==> flow/design.v (excerpt) <==
module lcd_ctrl(clk, reset, datain, cmd, cmd_valid, dataout, output_valid, busy);
input           clk;
input           reset;
input   [7:0]   datain;
input   [2:0]   cmd;
input           cmd_valid;
output reg [7:0]   dataout;
output reg         output_valid;
output reg         busy;
reg cur_state,next_state;  
reg [5:0] img_counter;     
reg [2:0] row,col;         
reg [2:0] row_t,col_t;         
reg [5:0] out_pos;          
reg [2:0] cmd_reg;         
reg [7:0] data_buff[35:0];  
localparam REFLASH     = 3'd0;
localparam LOAD_DATA   = 3'd1;
localparam SHIFT_RIGHT = 3'd2;
localparam SHIFT_LEFT  = 3'd3;
localparam SHIFT_UP    = 3'd4;
localparam SHIFT_DOWN  = 3'd5;
localparam WAIT_CMD = 1'b0;
localparam PROCESS  = 1'b1;
always @ ( posedge clk or posedge reset ) begin    
    if (reset)  
        cur_state <= WAIT_CMD;
    else
        cur_state <= next_state;
end 
always @ ( * ) begin     
    case ( cur_state )
        WAIT_CMD : begin
            if ( cmd_valid )
                next_state = PROCESS;
            else
                next_state = WAIT_CMD;
        end
        PROCESS : begin
            if ( ( cmd_reg == REFLASH ) && img_counter[5:3] == 3'd2 && img_counter[2:0] == 3'd2 )
                next_state = WAIT_CMD;
            else
                next_state = PROCESS;
        end
    endcase
end
always @ (*) begin   
    row_t = row + img_counter[5:3];
    col_t = col + img_counter[2:0];
    out_pos = row_t * 6'd6 + col_t;
end
always @ ( posedge clk or posedge reset ) begin   
    if (reset) begin
        row <= 3'd2;
        col <= 3'd2;
        dataout <= 8'd0;
        output_valid <= 1'd0;
        busy <= 1'd0;
        cmd_reg <= REFLASH;
        img_counter <= 6'd0;
    end
    else begin
        if ( cur_state == WAIT_CMD ) begin
            if ( cmd_valid ) begin
                cmd_reg <= cmd;
                busy <= 1'd1;
            end
            img_counter <= 6'd0;
            output_valid <= 1'd0;
        end
        else begin
            case ( cmd_reg )
  ...
make LEC_CHECK=0 ABC_AREA=0 CAP_MARGIN=30 CELL_PAD_IN_SITES_DETAIL_PLACEMENT=2 CORE_MARGIN=2 CORE_UTILIZATION=53 CTS_CLUSTER_DIAMETER=81 CTS_CLUSTER_SIZE=50 GPL_ROUTABILITY_DRIVEN=1 HOLD_SLACK_MARGIN=0.2 MAX_ROUTING_LAYER=met4 MIN_ROUTING_LAYER=met2 PLACE_DENSITY_LB_ADDON=0.07 SLEW_MARGIN=40 TNS_END_PERCENT=10 finish   # period 4.5 ns
run.sh (not shown) runs the stock make flow with config.mk's settings and CLKGATE_MAP_FILE=.
The baseline did not get past global routing, error GRT-0116.
Next try:
Settings changed: ABC_AREA 0 to 1, CAP_MARGIN 30 to 20, CELL_PAD_IN_SITES_DETAIL_PLACEMENT 2 to not set, CORE_UTILIZATION 53 to 69, CTS_CLUSTER_DIAMETER 81 to not set, CTS_CLUSTER_SIZE 50 to not set, GPL_ROUTABILITY_DRIVEN 1 to not set, HOLD_SLACK_MARGIN 0.2 to not set, MAX_ROUTING_LAYER met4 to not set, MIN_ROUTING_LAYER met2 to not set, PLACE_DENSITY_LB_ADDON 0.07 to not set, SLEW_MARGIN 40 to 20, TNS_END_PERCENT 10 to not set.
Clock period 4.5 ns to 5.23 ns, I/O delays scaled along.
After rerunning: The changed run finished with timing, DRC and antenna clean; synthesized area grows by about 2.8%; die area shrinks by about 20%; synthesized cell count grows by 38%.
Next try:
Settings changed: ABC_AREA 1 to not set, CORE_UTILIZATION 69 to 72, CTS_CLUSTER_DIAMETER set to 392, CTS_CLUSTER_SIZE set to 18, PLACE_DENSITY_LB_ADDON set to 0.15, SETUP_SLACK_MARGIN set to -0.21, SLEW_MARGIN 20 to 30.
Clock period 5.23 ns to 3.59 ns, I/O delays scaled along.
Now the flow reached the layout checks and failed them: setup timing.
Cell area rose by 5.7%.
First-iteration DRC count came out higher by 34%.
Clock-buffer cell count went down by 12.
Area after synthesis falls by 2.7%.

* * *

## maple
lcd_ctrl again, from the RTL that the note above started with.
clock: 4.5 ns
lec_check: 0
cap_margin: 35
cell_pad_in_sites_detail_placement: 2
core_margin: 6
core_utilization: 60
cts_cluster_diameter: 238
cts_cluster_size: 16
gpl_timing_driven: 1
max_routing_layer: met4
min_routing_layer: met2
slew_margin: 40
Flow for maple halted at detailed placement (3_5_place_dp), error code DPL-0033.
Here is what was changed in the inputs of quartz compared with maple.
Settings: setting TNS_END_PERCENT to 80 for the first time; removing CTS_CLUSTER_DIAMETER (formerly 238); changing CELL_PAD_IN_SITES_DETAIL_PLACEMENT from 2 to 0; changing CAP_MARGIN from 35 to 5; setting SETUP_SLACK_MARGIN to 0.9 for the first time; changing CORE_MARGIN from 6 to 2; changing SLEW_MARGIN from 40 to 20; setting PLACE_DENSITY_LB_ADDON to 0.01 for the first time; changing CTS_CLUSTER_SIZE from 16 to 50; removing MIN_ROUTING_LAYER (formerly met2); changing CORE_UTILIZATION from 60 to 72; setting ABC_AREA to 1 for the first time; setting GPL_ROUTABILITY_DRIVEN to 0 for the first time; removing GPL_TIMING_DRIVEN (formerly 1); changing the clock period (ns, I/O delays scaled along) from 4.5 to 3.08.
==> results <==
Every stage of quartz finished as expected; the final checks, on the other hand, flagged setup timing, which means the layout fails. Measured against maple, the width of the die of quartz comes out at 0.882 times the reference value. Comparing quartz against maple, there is no change at all in count of flip-flops with a built-in enable after synthesis. Post-synthesis cell count from yosys was higher in quartz than in maple. [compare] base=maple new=quartz: net count entering floorplan now sits higher; Yosys chip area now sits higher; synthesized cell count now sits higher; total die size now sits lower. | synthesized cell area | lower: maple |.
Relative to quartz, the following input files were edited for indigo:
Settings: PLACE_DENSITY_LB_ADDON removed (was 0.01); CELL_PAD_IN_SITES_DETAIL_PLACEMENT removed (was 0); GPL_ROUTABILITY_DRIVEN removed (was 0); MAX_ROUTING_LAYER removed (was met4); PLACE_DENSITY newly set to 0.78; CTS_CLUSTER_DIAMETER newly set to 28; CTS_CLUSTER_SIZE changed from 50 to 52; SETUP_SLACK_MARGIN changed from 0.9 to 1.09; CAP_MARGIN changed from 5 to 20; TNS_END_PERCENT removed (was 80); ABC_AREA removed (was 1); the clock period (ns, I/O delays scaled along) changed from 3.08 to 3.67.
- indigo did not finish: a tool error stopped it during global routing (5_1_grt).
- Going from quartz to indigo, area reported by Yosys stat shrinks by about 2.7%.
- Maximum clock path buffer count came out exactly the same in quartz and indigo.
- Summary of indigo over quartz: post-synthesis area per instance went up 34%, synthesized cell count shows a reduction of about 27%.
- indigo: net count after synthesis is 27% lower than what quartz reported.
Inputs modified between indigo and ember:
Settings: a change of CTS_CLUSTER_SIZE from 52 to 92; an added MIN_ROUTING_LAYER of met2; an added CORE_ASPECT_RATIO of 1.05; an added GPL_ROUTABILITY_DRIVEN of 0; a change of CTS_CLUSTER_DIAMETER from 28 to 284; a change of SETUP_SLACK_MARGIN from 1.09 to 0.32; an added ABC_AREA of 1; an added CELL_PAD_IN_SITES_DETAIL_PLACEMENT of 1; a change of SLEW_MARGIN from 20 to 35; an added CELL_PAD_IN_SITES_GLOBAL_PLACEMENT of 2; an added TNS_END_PERCENT of 65; a change of CORE_MARGIN from 2 to 9; a change of PLACE_DENSITY from 0.78 to 0.63; a change of CAP_MARGIN from 20 to 5; a change of CORE_UTILIZATION from 72 to 64; an added MAX_ROUTING_LAYER of met5; an added HOLD_SLACK_MARGIN of -0.04; a change of the clock period (ns, I/O delays scaled along) from 3.67 to 5.45.
- [compare] base=indigo new=ember: y dimension of the die shows an increase of about 20%; post-synthesis simple-gate area fraction went up by 15 points; post-synthesis share of cell area spent on full adders, half adders and majority gates saw little to no change; count of instantiated cells in the yosys netlist saw an increase.
- Between indigo and ember, the flow reports area figure in the yosys stat output increasing by a few percent.
- Die outline area (indigo / ember): 0.73
- Number of distinct library cells after synthesis went down by more than half going from indigo to ember.
- For chip width, dividing the value from indigo by the value from ember gives 0.872.
- Relative to indigo, the standard-cell row count measured on ember has increased by more than 10%.
- ember never completed; the flow aborted with a tool error in global placement without I/O (3_1_place_gp_skip_io).
- Against indigo, synthesized area in ember came out worse.

* * *

Starting RTL as in the previous note.
Settings: LEC_CHECK=0, CAP_MARGIN=0, CORE_ASPECT_RATIO=0.93, CORE_MARGIN=2, CORE_UTILIZATION=72, CTS_CLUSTER_DIAMETER=392, CTS_CLUSTER_SIZE=18, PLACE_DENSITY_LB_ADDON=0.15, SETUP_SLACK_MARGIN=-0.35, SLEW_MARGIN=30; clock period 3.55 ns.
The first run completed and failed the layout checks on setup timing.
Edit:
- CAP_MARGIN: 0 -> 20
- CORE_ASPECT_RATIO: 0.93 -> unset
- CORE_UTILIZATION: 72 -> 15
- CTS_CLUSTER_DIAMETER: 392 -> unset
- CTS_CLUSTER_SIZE: 18 -> unset
- PLACE_DENSITY_LB_ADDON: 0.15 -> unset
- SETUP_SLACK_MARGIN: -0.35 -> unset
- SLEW_MARGIN: 30 -> 20
- clock period: 3.55 -> 5.81 ns (I/O delays scaled with it)
Outcome:
- The new run went through all stages and came out clean
- wire length came out lower by about 5%
- global-route usage came out lower by 35 points
- sequential cell count does not change
- worst hold slack loses 5.8 ps
- final area came out higher by about 0.9%
- die area came out higher to 4.7 times its value
- setup slack gains 930 ps
- non-clock buffer count came out lower by 137
Edit:
- CORE_UTILIZATION: 15 -> 9
- clock period: 5.81 -> 5.23 ns (I/O delays scaled with it)
Result: The new run completed with no timing, DRC or antenna violations; final cell count increases by well over a third; flip-flop count stays the same; fmax increases by roughly a tenth; worst setup slack improved by 23 ps; non-clock buffer count increases by 4; count of clock-buffer cells in the layout decreases by 7; area after synthesis is unchanged; final area increases by a little under a tenth.
